==> inputs of 10-14 <==
==> flow/design.v <==
`timescale 1ns / 1ps
module adder_1bit(a, b, ci, s, co);
	input wire a,b,ci;
	output wire s,co;
	and (c1,a,b), (c2,b,ci), (c3,a,ci);
	xor (s1,a,b), (s,s1,ci);
	or (co,c1,c2,c3);
endmodule
`timescale 1ns / 1ps
module adder_32bits(A, B, Ctr, S, Co,Cy);
	parameter size=32;
   input [size:1] A;
   input [size:1] B;
   input Ctr;
   output [size:1] S;
   output Co;
	output Cy;
	wire[size-1:1]  Ctemp;
	wire[size:1]    Bo;
	assign Bo={32{Ctr}}^B;
adder_1bit 	A1(.a(A[1]),.b(Bo[1]),.ci(Ctr),.s(S[1]),.co(Ctemp[1])),
		A2(A[2],Bo[2],Ctemp[1],S[2],Ctemp[2]),
		A3(A[3],Bo[3],Ctemp[2],S[3],Ctemp[3]),
		A4(A[4],Bo[4],Ctemp[3],S[4],Ctemp[4]),
		A5(A[5],Bo[5],Ctemp[4],S[5],Ctemp[5]),
		A6(A[6],Bo[6],Ctemp[5],S[6],Ctemp[6]),
		A7(A[7],Bo[7],Ctemp[6],S[7],Ctemp[7]),
		A8(A[8],Bo[8],Ctemp[7],S[8],Ctemp[8]),
		A9(A[9],Bo[9],Ctemp[8],S[9],Ctemp[9]),
		A10(A[10],Bo[10],Ctemp[9],S[10],Ctemp[10]),
		A11(A[11],Bo[11],Ctemp[10],S[11],Ctemp[11]),
		A12(A[12],Bo[12],Ctemp[11],S[12],Ctemp[12]),
		A13(A[13],Bo[13],Ctemp[12],S[13],Ctemp[13]),
		A14(A[14],Bo[14],Ctemp[13],S[14],Ctemp[14]),
		A15(A[15],Bo[15],Ctemp[14],S[15],Ctemp[15]),
		A16(A[16],Bo[16],Ctemp[15],S[16],Ctemp[16]),
		A17(A[17],Bo[17],Ctemp[16],S[17],Ctemp[17]),
		A18(A[18],Bo[18],Ctemp[17],S[18],Ctemp[18]),
		A19(A[19],Bo[19],Ctemp[18],S[19],Ctemp[19]),
		A20(A[20],Bo[20],Ctemp[19],S[20],Ctemp[20]),
		A21(A[21],Bo[21],Ctemp[20],S[21],Ctemp[21]),
		A22(A[22],Bo[22],Ctemp[21],S[22],Ctemp[22]),
		A23(A[23],Bo[23],Ctemp[22],S[23],Ctemp[23]),
		A24(A[24],Bo[24],Ctemp[23],S[24],Ctemp[24]),
		A25(A[25],Bo[25],Ctemp[24],S[25],Ctemp[25]),
		A26(A[26],Bo[26],Ctemp[25],S[26],Ctemp[26]),
		A27(A[27],Bo[27],Ctemp[26],S[27],Ctemp[27]),
		A28(A[28],Bo[28],Ctemp[27],S[28],Ctemp[28]),
		A29(A[29],Bo[29],Ctemp[28],S[29],Ctemp[29]),
		A30(A[30],Bo[30],Ctemp[29],S[30],Ctemp[30]),
		A31(A[31],Bo[31],Ctemp[30],S[31],Ctemp[31]),
		A32(A[32],Bo[32],Ctemp[31],S[32],Co);
		assign Cy=(!(A[32]^Bo[32]))*(A[32]^S[32]);
endmodule
module mul_32_32_64(clk, rst, start, a, b, out, idle);
   input clk;
   input rst;
   input start;
   input [31:0] a, b;
   output reg [63:0] out;
   output idle;
   reg [63:0]        out_r;
   parameter START = 1'b0, CALC = 1'b1;
   reg [4:0]         count;
   reg               state;
   reg               last;
   wire [33:0]       tmp_sum;
   wire [33:0]       a_ext;
   wire [33:0]       addend;
   wire [2:0]        booth;
   assign idle = (state == START);
   assign a_ext = {{2{a[31]}}, a};
   assign booth = {out_r[1:0], last};
   assign addend = (booth[1] ^ booth[0]) ? a_ext : {a_ext[32:0], 1'b0} & {34{booth[2] ^ booth[0]}};
   assign tmp_sum = {{2{out_r[63]}}, out_r[63:32]} + (addend ^ {34{booth[2]}}) + {33'b0, booth[2]};
   always @(posedge clk) begin
      if (rst) begin
         state <= START;
         count <= 5'b00000;
      end else begin
      case (state)
        START: begin
           if (start) begin
              out_r <= {32'b0, b};
              last <= 1'b0;
              count <= 5'b00000;
              state <= CALC;
           end
        end
        CALC: begin
           if (~count[4]) begin
              count <= count + 1;
              out_r[63:30] <= tmp_sum[33:0];
              out_r[29:0] <= out_r[31:2];
              last <= out_r[1];
           end  
           else begin
              out <= out_r;
              state <= START;
              count <= 5'b00000;
           end
        end  
        default:;
      endcase  
      end
   end  
endmodule  
module div_64_32_32(clk, rst, start, a, b, quo, mod, idle);
   input clk;
   input rst;
   input start;
   input [63:0] a;
   input [31:0] b;
   output reg [31:0] quo, mod;
   output idle;
   reg [31:0]        quo_r;
   reg [33:0]        mod_r;
   parameter START = 2'b00, CALC = 2'b01, FIN = 2'b11;
   reg [1:0]         state;
   reg [4:0]         count;
   wire [33:0]       b_ext;
   wire [33:0]       tmp_sum;
   reg               op;
   assign idle = (state == START);
   assign b_ext = {2'b00, b};
   assign tmp_sum = mod_r + (b_ext ^ {34{op}}) + {33'b0, op};
   always @(posedge clk) begin
      if (rst) begin
         state <= START;
         count <= 5'b00000;
      end else begin
      case (state)
        START: begin
           if (start) begin
              mod_r <= {1'b0, a[63:31]};
              quo_r <= {a[30:0], 1'b0};
              op <= 1;     
              count <= 5'b00000;
              state <= CALC;
           end
        end
        CALC: begin
           if (count != 5'b11111) begin
              mod_r <= {tmp_sum[32:0], quo_r[31]};
              quo_r <= {quo_r[30:0], ~tmp_sum[33]};
              op <= ~tmp_sum[33];
              count <= count + 1;
           end
           else begin
              quo_r <= {quo_r[30:0], ~tmp_sum[33]};
              mod_r <= tmp_sum[33] ? tmp_sum + b_ext : tmp_sum;
              state <= FIN;
              count <= 5'b00000;
           end
        end
        FIN: begin
           quo <= quo_r;
           mod <= mod_r[31:0];
           state <= START;
           count <= 5'b00000;
        end
        default: state <= START;
      endcase  
      end
   end  
endmodule  
module int_calc(clk, rst, start, A, B, done, int_add, int_sub, int_mul, int_div, int_mod, addCo, addCy, subCo, subCy);
   input clk;
   input rst;
   input start;
   input [63:0] A;
   input [31:0] B;
   output done;
   output [31:0] int_add;
   output [31:0] int_sub;
   output [63:0] int_mul;
   output [31:0] int_div;
   output [31:0] int_mod;
	output addCo;
	output addCy;
	output subCo;
	output subCy;
   reg [31:0] a_r;
   reg [31:0] b_r;
   reg        busy;
   wire       mul_idle;
   wire       div_idle;
   assign done = busy & mul_idle & div_idle;
   always @(posedge clk) begin
      if (start) begin
         a_r <= A[31:0];
         b_r <= B;
      end
      if (rst) busy <= 1'b0;
      else if (start) busy <= 1'b1;
      else if (done) busy <= 1'b0;
   end
   adder_32bits adder(.A(a_r),
                      .B(b_r),
                      .Ctr(1'b0),
                      .S(int_add),
                      .Co(addCo),
                      .Cy(addCy));
   adder_32bits suber(.A(a_r),
                      .B(b_r),
                      .Ctr(1'b1),
                      .S(int_sub),
                      .Co(subCo),
                      .Cy(subCy));
   mul_32_32_64 muler(.clk(clk),
                      .rst(rst),
                      .start(start),
                      .a(a_r),
                      .b(B),
                      .out(int_mul),
                      .idle(mul_idle));
   div_64_32_32 diver(.clk(clk),
                      .rst(rst),
                      .start(start),
                      .a(A),
                      .b(b_r),
                      .quo(int_div),
                      .mod(int_mod),
                      .idle(div_idle));
endmodule  
==> flow/run.sh <==
#!/bin/bash
# the make line also repeats each setting of config.mk as NAME=value (left out here)
make -C /OpenROAD-flow-scripts/flow DESIGN_CONFIG=/design/flow/config.mk WORK_HOME=/design/flow/orfs CLKGATE_MAP_FILE= finish
==> flow/config.mk <==
export PLATFORM = sky130hd
export DESIGN_NAME = int_calc
export DESIGN_NICKNAME = int_calc
export VERILOG_FILES = /design/flow/design.v
export SDC_FILE = /design/flow/constraint.sdc
export NUM_CORES = 4
export LEC_CHECK = 0
export ABC_AREA = 1
export CAP_MARGIN = 10
export CORE_ASPECT_RATIO = 0.68
export CORE_MARGIN = 6
export CORE_UTILIZATION = 66
export CTS_CLUSTER_DIAMETER = 68
export CTS_CLUSTER_SIZE = 39
export GPL_ROUTABILITY_DRIVEN = 0
export GPL_TIMING_DRIVEN = 0
export MAX_ROUTING_LAYER = met5
export MIN_ROUTING_LAYER = met2
export PLACE_DENSITY = 0.9
export SLEW_MARGIN = 10
==> flow/constraint.sdc <==
create_clock -name core_clock -period 21.9 [get_ports {clk}]
set_input_delay 4.3800 -clock core_clock [delete_from_list [all_inputs] [get_ports {clk}]]
set_output_delay 4.3800 -clock core_clock [all_outputs]
set_load 0.01 [all_outputs]
==> inputs of 12-20, as changes to 10-14 <==
- ABC_AREA: 1 -> unset
- CAP_MARGIN: 10 -> 20
- CORE_ASPECT_RATIO: 0.68 -> unset
- CORE_MARGIN: 6 -> 2
- CORE_UTILIZATION: 66 -> 72
- CTS_CLUSTER_DIAMETER: 68 -> unset
- CTS_CLUSTER_SIZE: 39 -> unset
- GPL_ROUTABILITY_DRIVEN: 0 -> unset
- GPL_TIMING_DRIVEN: 0 -> unset
- MAX_ROUTING_LAYER: met5 -> unset
- MIN_ROUTING_LAYER: met2 -> unset
- PLACE_DENSITY: 0.9 -> unset
- PLACE_DENSITY_LB_ADDON: unset -> 0.27
- SLEW_MARGIN: 10 -> 20
==> flow/constraint.sdc (replaced) <==
create_clock -name core_clock -period 15.0 [get_ports {clk}]
set_input_delay 3.0000 -clock core_clock [delete_from_list [all_inputs] [get_ports {clk}]]
set_output_delay 3.0000 -clock core_clock [all_outputs]
set_load 0.01 [all_outputs]
==> comparison table <==
Buffers inserted during post-CTS setup optimization: 10-14 0; 12-20 2
# Cells Yosys: 10-14 2,524; 12-20 1,827
Multiplexer share of the synthesized area: 10-14 0%; 12-20 4.350%
Area after DPL: 10-14 25,690 µm²; 12-20 23,800 µm²
Depth of the CTS H-tree: 10-14 1; 12-20 2
Yosys chip area: 10-14 21,970 µm²; 12-20 20,710 µm²
Chip area: 10-14 37,900 µm²; 12-20 30,140 µm²
Status: 10-14 stopped before the end; 12-20 finished with violations
Failing step: 10-14 global routing (5_1_grt); 12-20 -
Violated checks: 10-14 -; 12-20 setup timing
Xor-xnor portion of the synthesized cell area: 10-14 4.105%; 12-20 4.525%
Area fraction in compound gates after synthesis: 10-14 8.006%; 12-20 15.18%
Post-CTS Resized: 10-14 0; 12-20 51
Num CTS Buffers: 10-14 16; 12-20 37
Most repeated cell in the gate-level netlist after synthesis: 10-14 nand2_1; 12-20 edfxtp_1
Post-placement worst setup slack: 10-14 1.115 ns; 12-20 -1.343 ns
Initial cell density of the core: 10-14 67.75%; 12-20 72.55%
Synthesized-area fraction occupied by adder cells: 10-14 11.73%; 12-20 12.44%
Vertical die size: 10-14 162.5 µm; 12-20 173.6 µm

==> job 8096 <==
// int_calc: RTL as listed in full above, without the edits since
==> flow/config.mk <==
export PLATFORM = sky130hd
export DESIGN_NAME = int_calc
export DESIGN_NICKNAME = int_calc
export VERILOG_FILES = /design/flow/design.v
export SDC_FILE = /design/flow/constraint.sdc
export NUM_CORES = 4
export LEC_CHECK = 0
export CAP_MARGIN = 20
export CORE_MARGIN = 2
export CORE_UTILIZATION = 58
export SETUP_SLACK_MARGIN = 1.5
export SLEW_MARGIN = 20
==> flow/constraint.sdc <==
create_clock -name core_clock -period 10.7 [get_ports {clk}]
set_input_delay 2.1400 -clock core_clock [delete_from_list [all_inputs] [get_ports {clk}]]
set_output_delay 2.1400 -clock core_clock [all_outputs]
set_load 0.01 [all_outputs]
run.sh (not shown) runs the stock make flow with config.mk's settings and CLKGATE_MAP_FILE=.
==> inputs of job 4711, as changes to job 8096 <==
--- a/flow/config.mk
+++ b/flow/config.mk
@@ -8,5 +8,12 @@
 export CAP_MARGIN = 20
+export CELL_PAD_IN_SITES_GLOBAL_PLACEMENT = 3
 export CORE_MARGIN = 2
-export CORE_UTILIZATION = 58
-export SETUP_SLACK_MARGIN = 1.5
-export SLEW_MARGIN = 20
+export CORE_UTILIZATION = 16
+export CTS_CLUSTER_DIAMETER = 296
+export GPL_ROUTABILITY_DRIVEN = 1
+export GPL_TIMING_DRIVEN = 0
+export MAX_ROUTING_LAYER = met4
+export PLACE_DENSITY = 0.4
+export SETUP_SLACK_MARGIN = 1.26
+export SLEW_MARGIN = 35
+export TNS_END_PERCENT = 70
==> flow/constraint.sdc (replaced) <==
create_clock -name core_clock -period 23.8 [get_ports {clk}]
set_input_delay 4.7600 -clock core_clock [delete_from_list [all_inputs] [get_ports {clk}]]
set_output_delay 4.7600 -clock core_clock [all_outputs]
set_load 0.01 [all_outputs]
==> inputs of job 2475, as changes to job 8096 <==
--- a/flow/config.mk
+++ b/flow/config.mk
@@ -9,4 +9,6 @@
 export CORE_MARGIN = 2
-export CORE_UTILIZATION = 58
-export SETUP_SLACK_MARGIN = 1.5
+export CORE_UTILIZATION = 72
+export CTS_CLUSTER_SIZE = 39
+export PLACE_DENSITY_LB_ADDON = 0.27
+export SETUP_SLACK_MARGIN = 3.98
 export SLEW_MARGIN = 20
==> flow/constraint.sdc (replaced) <==
create_clock -name core_clock -period 13.7 [get_ports {clk}]
set_input_delay 2.7400 -clock core_clock [delete_from_list [all_inputs] [get_ports {clk}]]
set_output_delay 2.7400 -clock core_clock [all_outputs]
set_load 0.01 [all_outputs]
==> results <==
quantity	job 4711	job 2475	job 8096
Status	no timing/DRC/antenna violations	finished with violations	finished with violations
Violated checks	-	negative setup slack	negative setup slack
Cell Area, Placed	0.0264 sq mm	0.0238 sq mm	0.0240 sq mm
Tool warnings	28	31	33
Global-route wire length before repair	129000 um	104000 um	86400 um
Power in sequential cells	0.732 mW	1.26 mW	1.60 mW
Worst r2r path cells	22	23	21
Initial antenna violation count	4	3	4
Hold Startpoint	diver.quo_r[27]	muler.out_r[7]	diver.quo_r[14]
Power in combinational cells	0.834 mW	1.40 mW	1.67 mW
Met3 global-route usage	0.0232	0.120	0.0519
Multi-input logic portion of the cell area	0.341	0.388	0.382
Total die size	0.132 sq mm	0.0301 sq mm	0.0372 sq mm
Hold Path Sink	diver.quo[27]	muler.out[7]	diver.quo[14]
Die y size	364 um	174 um	193 um
Setup TNS Final	0 ps	-22670 ps	-74590 ps

==> branch yarrow: inputs <==
// int_calc: RTL as listed in full above, without the edits since
Settings: LEC_CHECK=0, CAP_MARGIN=20, CORE_MARGIN=2, CORE_UTILIZATION=72, CTS_CLUSTER_SIZE=23, SLEW_MARGIN=20; clock period 15.0 ns.
==> branch maple: changes against branch yarrow <==
Settings changed: CAP_MARGIN 20 to 30, CELL_PAD_IN_SITES_DETAIL_PLACEMENT set to 2, CORE_MARGIN 2 to 3, CORE_UTILIZATION 72 to 54, CTS_CLUSTER_DIAMETER set to 245, CTS_CLUSTER_SIZE 23 to 47, GPL_ROUTABILITY_DRIVEN set to 0, GPL_TIMING_DRIVEN set to 0, HOLD_SLACK_MARGIN set to 0.03, MAX_ROUTING_LAYER set to met4, MIN_ROUTING_LAYER set to met1, PLACE_DENSITY_LB_ADDON set to 0.28, SETUP_SLACK_MARGIN set to 1.5, TNS_END_PERCENT set to 20.
==> flow/constraint.sdc (replaced) <==
create_clock -name core_clock -period 21.0 [get_ports {clk}]
set_input_delay 4.2000 -clock core_clock [delete_from_list [all_inputs] [get_ports {clk}]]
set_output_delay 4.2000 -clock core_clock [all_outputs]
set_load 0.01 [all_outputs]
==> branch cedar: changes against branch yarrow <==
Settings changed: ABC_AREA set to 1, CTS_CLUSTER_DIAMETER set to 41, CTS_CLUSTER_SIZE 23 to 83, HOLD_SLACK_MARGIN set to -0.08, PLACE_DENSITY set to 0.67, SETUP_SLACK_MARGIN set to 1.66.
==> flow/constraint.sdc (replaced) <==
create_clock -name core_clock -period 10.1 [get_ports {clk}]
set_input_delay 2.0200 -clock core_clock [delete_from_list [all_inputs] [get_ports {clk}]]
set_output_delay 2.0200 -clock core_clock [all_outputs]
set_load 0.01 [all_outputs]
==> branch sierra: changes against branch yarrow <==
Settings changed: PLACE_DENSITY_LB_ADDON set to 0.27, SETUP_SLACK_MARGIN set to 2.96.
==> flow/constraint.sdc (replaced) <==
create_clock -name core_clock -period 10.8 [get_ports {clk}]
set_input_delay 2.1600 -clock core_clock [delete_from_list [all_inputs] [get_ports {clk}]]
set_output_delay 2.1600 -clock core_clock [all_outputs]
set_load 0.01 [all_outputs]
==> Changelog: implementation <==
### Implementation results

* Status: complete, but fails checks
* Failed Checks: setup timing
* Final setup margin at -1579 ps
* Clock buffers at about 50
* Final setup vio count at 11
* Cell count after synthesis at ~1800
* CTS buffer count at 36
* Vias in the first global route at between 15000 and 20000
* Worst hold endpoint: diver.quo[4]$_DFFE_PP_
* Hold depth at 0
* Highest routed layer: met4
* GR Overflow Total at 0
* Log Warnings at 34
-- figures above: branch yarrow

==> Changelog: implementation <==
### Implementation results

* Cell count after synthesis at approximately 1800
* CTS buffer count at 37
* Highest routed layer: met4
* GR Overflow Total at 0
* Log Warnings at 31
* Final setup margin at -5149 ps
* Failed Checks: setup timing
* Final setup vio count at 30
* Status: complete, but fails checks
* Worst hold endpoint: muler.out[8]$_DFFE_PP_
* Vias in the first global route at 17510
-- figures above: branch sierra

==> Changelog: implementation <==
### Implementation results

* Status: aborted with a tool error
* Last stage: detailed placement
* First Err: [ERROR DPL-0033] detailed placement checks failed during check placement.
* Synthesis warning total at 7
* Syn Std Cell Area at 0.02071 sq mm
* Yosys Chip Area at ~0.021 sq mm
* Most common cell in the netlist: edfxtp_1
* Post-synth cell types at slightly below 90
* Synth area leader: edfxtp_1
* Die height at 201.8 um
* Cell count after synthesis at 1827
-- figures above: branch maple

==> Changelog: implementation <==
### Implementation results

* Final setup vio count at 34
* Clock buffers at between 40 and 50
* Cell count after synthesis at between 2000 and 3000
* GR Overflow Total at 0
* CTS buffer count at ~42
* Log Warnings at 33
* Vias in the first global route at 20255
* Worst hold endpoint: muler.out[18]$_DFFE_PP_
* Status: complete, but fails checks
* Final setup margin at -5868 ps
* Hold depth at 0
* Failed Checks: setup timing
-- figures above: branch cedar

Power figures rest on the tool's default switching activity, not on a simulated workload.
